Setup of job 8679:
// a_filter_approx
module a_filter_approx(
    input [31:0] x_in,
    input clk,
    input [5:0] reset,
    output [31:0] y_out);
export LEC_CHECK = 0
export ABC_AREA = 1
export CAP_MARGIN = 40
export CORE_MARGIN = 2
export CORE_UTILIZATION = 72
export HOLD_SLACK_MARGIN = 0.29
export SETUP_SLACK_MARGIN = -0.42
export SLEW_MARGIN = 20
create_clock -name core_clock -period 5.45 [get_ports {clk}]
run.sh (not shown) runs the stock make flow with config.mk's settings and CLKGATE_MAP_FILE=.
Seen in the log of job 8679: GRT-0116 during 5_1_grt, after which the run never completed.
The following lists how job 8026 was set up differently from job 8679:
- clearing HOLD_SLACK_MARGIN, which used to be 0.29
- clearing SETUP_SLACK_MARGIN, which used to be -0.42
- swapping 72 for 43 in CORE_UTILIZATION
- swapping 40 for 20 in CAP_MARGIN
- clearing ABC_AREA, which used to be 1
- swapping 5.45 for 9.35 in the clock period (ns, I/O delays scaled along)
==> results <==
Job 8026 | stages: all done | timing, DRC, antenna: all pass. Mux cell area share after synthesis of job 8026 is on par with job 8679. In the reports for job 8679 and job 8026, the smaller number of placed instances, taps included belongs to job 8026. Job 8026 against job 8679; chip width is up by more than 10%. Count of unique library cells instantiated by Yosys up 17 in job 8026 wrt job 8679. Compared with job 8679, job 8026 shows a higher sequential element share of the synthesized area. Diff job 8679 -> job 8026 | number of standard cells reported by yosys | down by more than a quarter. Synthesized area, job 8679 and job 8026: larger value in job 8679. Count of mapped cells out of synthesis in job 8026 vs job 8679: down 1,946. Job 8026: total number of placement rows higher than job 8679.
Input changes introduced in job 6599 (baseline for comparison: job 8026):
- SETUP_SLACK_MARGIN: unset -> -0.46
- CORE_UTILIZATION: 43 -> 72
- the clock period (ns, I/O delays scaled along): 9.35 -> 6.26
Findings:
- Summary — share of the core filled with cells, job 6599 relative to job 8026: higher, by 39 points.
- Of job 8026 and job 6599, just one finished clean: job 8026.
- Finished, but not clean: job 6599, with setup timing.
- In job 6599 the fraction of the cycle the final worst path needs turned out 36 points higher than in job 8026.
- Lower non-clock buffer count was reported by job 8026, not job 6599.
- Lower final routed wirelength across all metal layers goes to job 8026 over job 6599.
- Pre-CTS setup slack: lower on job 6599
- Delta (job 6599 minus job 8026): clock skew barely changed; clock-pin transition on the worst setup and hold timing paths barely changed.
- Tally of non-filler cells in the final layout, job 6599 vs job 8026: down by a few percent
For job 3039, these inputs were changed with respect to job 6599:
- setting PLACE_DENSITY to 0.4 for the first time
- removing SETUP_SLACK_MARGIN (formerly -0.46)
- setting CTS_CLUSTER_DIAMETER to 91 for the first time
- changing the clock period (ns, I/O delays scaled along) from 6.26 to 6.64
--- outcome ---
Of job 3039 and job 6599, none finishes clean.
STATUS run=job 3039 STAGES=ALL_DONE FINAL_CHECKS=FAILED CAUSE=setup timing
Diff job 6599 -> job 3039: wire length of the first global-routing pass went down, share of the clock period used by the worst path after layout went down, number of sinks on the clock net did not really move.
The worst setup slack of job 3039 exceeds that of job 6599 by 1.27 ns.
The worst slack on hold paths of job 6599 and that of job 3039 are within noise of each other.
Utilization, job 3039 and job 6599: larger value in job 6599
Total placed cells including tap cells: job 3039 < job 6599
The inputs of job 8030 differ from those of job 3039 as listed below.
- PLACE_DENSITY removed (was 0.4)
- CTS_CLUSTER_DIAMETER changed from 91 to 358
- ABC_AREA newly set to 1
- the clock period (ns, I/O delays scaled along) changed from 6.64 to 5.55
Job 8030: GRT-0116 in 5_1_grt -> run aborted
The higher distinct cell type count after synthesis came out of job 3039.
Going from job 3039 to job 8030, area share of fa/ha/maj cells after synthesis lower; number of cell rows up 7.8%; detailed placement HPWL went up 68%; synthesized cell count shows an increase of 1,946; area after synthesis now sits higher.
Comparing job 8030 and job 3039, the lower total core area was measured on job 3039.
Cmp job 8030 and job 3039 / placed instance area / higher: job 8030
Going from job 3039 to job 8030, overall die area went up about 15%; cell count after placement went up 2,171; per-instance average area after synthesis went down 17%.
### job 8030 -> job 2272
- ABC_AREA no longer set, was 1
- PLACE_DENSITY now 0.77, previously not set
- CTS_CLUSTER_DIAMETER no longer set, was 358
- the clock period (ns, I/O delays scaled along) now 7.29, was 5.55
Notes after the runs:
- Job 2272: all stages done; final checks FAILED (setup timing).
- Worst slack at placement in job 2272 vs job 8030: up 0.42 ns
- Looking at standard cell area after detailed placement, job 2272 sits 16% below job 8030.
- Job 8030 has lower number of distinct standard cells referenced by the synthesized netlist than job 2272.
- Job 2272 ends up with a total die area that is 9600 um^2 lower than in job 8030.
- Of job 2272 and job 8030, it is job 2272 that has the higher synthesized-area fraction occupied by adder cells.
- Comparing job 2272 and job 8030, the lower sequential cell area fraction in the yosys report was measured on job 8030.
- Comparing job 2272 and job 8030, synthesized cell count is higher on job 8030.
- Per the comparison of job 2272 with job 8030, xor/xnor cell area share of the yosys netlist grew by 0.78 points; synthesized area lower.

---

a_filter_approx again, from the RTL that the note above started with.
Settings: LEC_CHECK=0, CAP_MARGIN=25, CORE_MARGIN=2, CORE_UTILIZATION=40, CTS_CLUSTER_DIAMETER=386, MIN_ROUTING_LAYER=met2, SLEW_MARGIN=20, TNS_END_PERCENT=60; clock period 14.5 ns.
Then changed:
CAP_MARGIN = 20   (was 25)
CTS_CLUSTER_DIAMETER = not set   (was 386)
MIN_ROUTING_LAYER = not set   (was met2)
TNS_END_PERCENT = not set   (was 60)
clock period = 10.0 ns   (was 14.5 ns; I/O delays follow)
- cell count is about the same
- wire length drops by a few percent
Then changed:
clock period = 9.35 ns   (was 10.0 ns; I/O delays follow)
Cell area came out higher by 0.31%.
Area after synthesis stays the same.
Final cell count barely changes.
Synthesized cell count is unchanged.
Then changed:
CORE_UTILIZATION = 72   (was 40)
PLACE_DENSITY_LB_ADDON = 0.21   (was not set)
clock period = 7.88 ns   (was 9.35 ns; I/O delays follow)
Count of clock-buffer cells in the layout decreases by 8. Final area decreases slightly. Critical path depth does not change. Worst setup slack degrades by 0.31 ns.

---

Setup of north:
Starting RTL as in the previous note.
==> flow/config.mk <==
export PLATFORM = sky130hd
export DESIGN_NAME = a_filter_approx
export DESIGN_NICKNAME = a_filter_approx
export VERILOG_FILES = /design/flow/design.v
export SDC_FILE = /design/flow/constraint.sdc
export NUM_CORES = 4
export LEC_CHECK = 0
export ABC_AREA = 1
export CAP_MARGIN = 20
export CORE_MARGIN = 2
export CORE_UTILIZATION = 72
export CTS_CLUSTER_DIAMETER = 234
export PLACE_DENSITY_LB_ADDON = 0.21
export SLEW_MARGIN = 20
==> flow/constraint.sdc <==
create_clock -name core_clock -period 6.61 [get_ports {clk}]
set_input_delay 1.3220 -clock core_clock [delete_from_list [all_inputs] [get_ports {clk}]]
set_output_delay 1.3220 -clock core_clock [all_outputs]
set_load 0.01 [all_outputs]
Final checks on north, whose flow otherwise completed, came back failing, citing setup timing.
### north -> south
# north
export LEC_CHECK = 0
export ABC_AREA = 1
export CAP_MARGIN = 20
export CORE_MARGIN = 2
export CORE_UTILIZATION = 72
export CTS_CLUSTER_DIAMETER = 234
export PLACE_DENSITY_LB_ADDON = 0.21
export SLEW_MARGIN = 20
create_clock -name core_clock -period 6.61 [get_ports {clk}]
# south
export LEC_CHECK = 0
export ABC_AREA = 1
export CAP_MARGIN = 20
export CORE_MARGIN = 2
export CORE_UTILIZATION = 64
export SLEW_MARGIN = 20
create_clock -name core_clock -period 6.48 [get_ports {clk}]
Findings:
- Status south: flow complete, layout not clean - setup timing
- south vs north: met3 routing resource usage after global routing down in south
[inputs] east vs south
# south
export LEC_CHECK = 0
export ABC_AREA = 1
export CAP_MARGIN = 20
export CORE_MARGIN = 2
export CORE_UTILIZATION = 64
export SLEW_MARGIN = 20
create_clock -name core_clock -period 6.48 [get_ports {clk}]
# east
export LEC_CHECK = 0
export CAP_MARGIN = 20
export CORE_MARGIN = 2
export CORE_UTILIZATION = 40
export MIN_ROUTING_LAYER = met2
export SLEW_MARGIN = 20
create_clock -name core_clock -period 14.5 [get_ports {clk}]
--- outcome ---
Both conditions hold for east: the flow ran to the end and the final layout passed the timing, DRC and antenna checks.
south → east: simple-gate share of the synthesized area shows a reduction of 7.7 points, standard-cell row count +18, iteration tally of the first detailed-router pass increased by 20 relative to the old numbers, post-synthesis compound-gate area fraction went up by 2.2 points.
Smallest hold slack: south and east compared, higher one is east
Flip-flop count: south vs east identical
Modified inputs, west compared to east
# east
export LEC_CHECK = 0
export CAP_MARGIN = 20
export CORE_MARGIN = 2
export CORE_UTILIZATION = 40
export MIN_ROUTING_LAYER = met2
export SLEW_MARGIN = 20
create_clock -name core_clock -period 14.5 [get_ports {clk}]
# west
export LEC_CHECK = 0
export CAP_MARGIN = 20
export CORE_MARGIN = 2
export CORE_UTILIZATION = 72
export PLACE_DENSITY = 0.67
export SLEW_MARGIN = 20
create_clock -name core_clock -period 7.25 [get_ports {clk}]
--- outcome ---
- Finished, but not clean: west, with setup timing.
- Taking east as the reference, in west setup slack after layout went down by 4.55 ns; routed wire length went up by 0.47%; final area went up by 1.2%; routed via count went down by 11,500; post-placement setup slack went down by 5.36 ns.
[inputs] middle vs west
# west
export LEC_CHECK = 0
export CAP_MARGIN = 20
export CORE_MARGIN = 2
export CORE_UTILIZATION = 72
export PLACE_DENSITY = 0.67
export SLEW_MARGIN = 20
create_clock -name core_clock -period 7.25 [get_ports {clk}]
# middle
export LEC_CHECK = 0
export CAP_MARGIN = 20
export CORE_MARGIN = 2
export CORE_UTILIZATION = 17
export SLEW_MARGIN = 20
create_clock -name core_clock -period 14.0 [get_ports {clk}]
middle reached the final stage; the timing, DRC and antenna checks on its layout passed. | west | all stages done | FAIL | setup timing |. As far as share of the synthesized netlist area taken by xor and xnor gates is concerned, west and middle perform about the same. middle vs west: floorplan core density down in middle. Area of the placeable core (middle vs. west) increases by more than 100%. Compared to west, middle has worst hold margin 0.0037 ns lower. Diff west -> middle | detailed-route wire length | down by more than 10%.
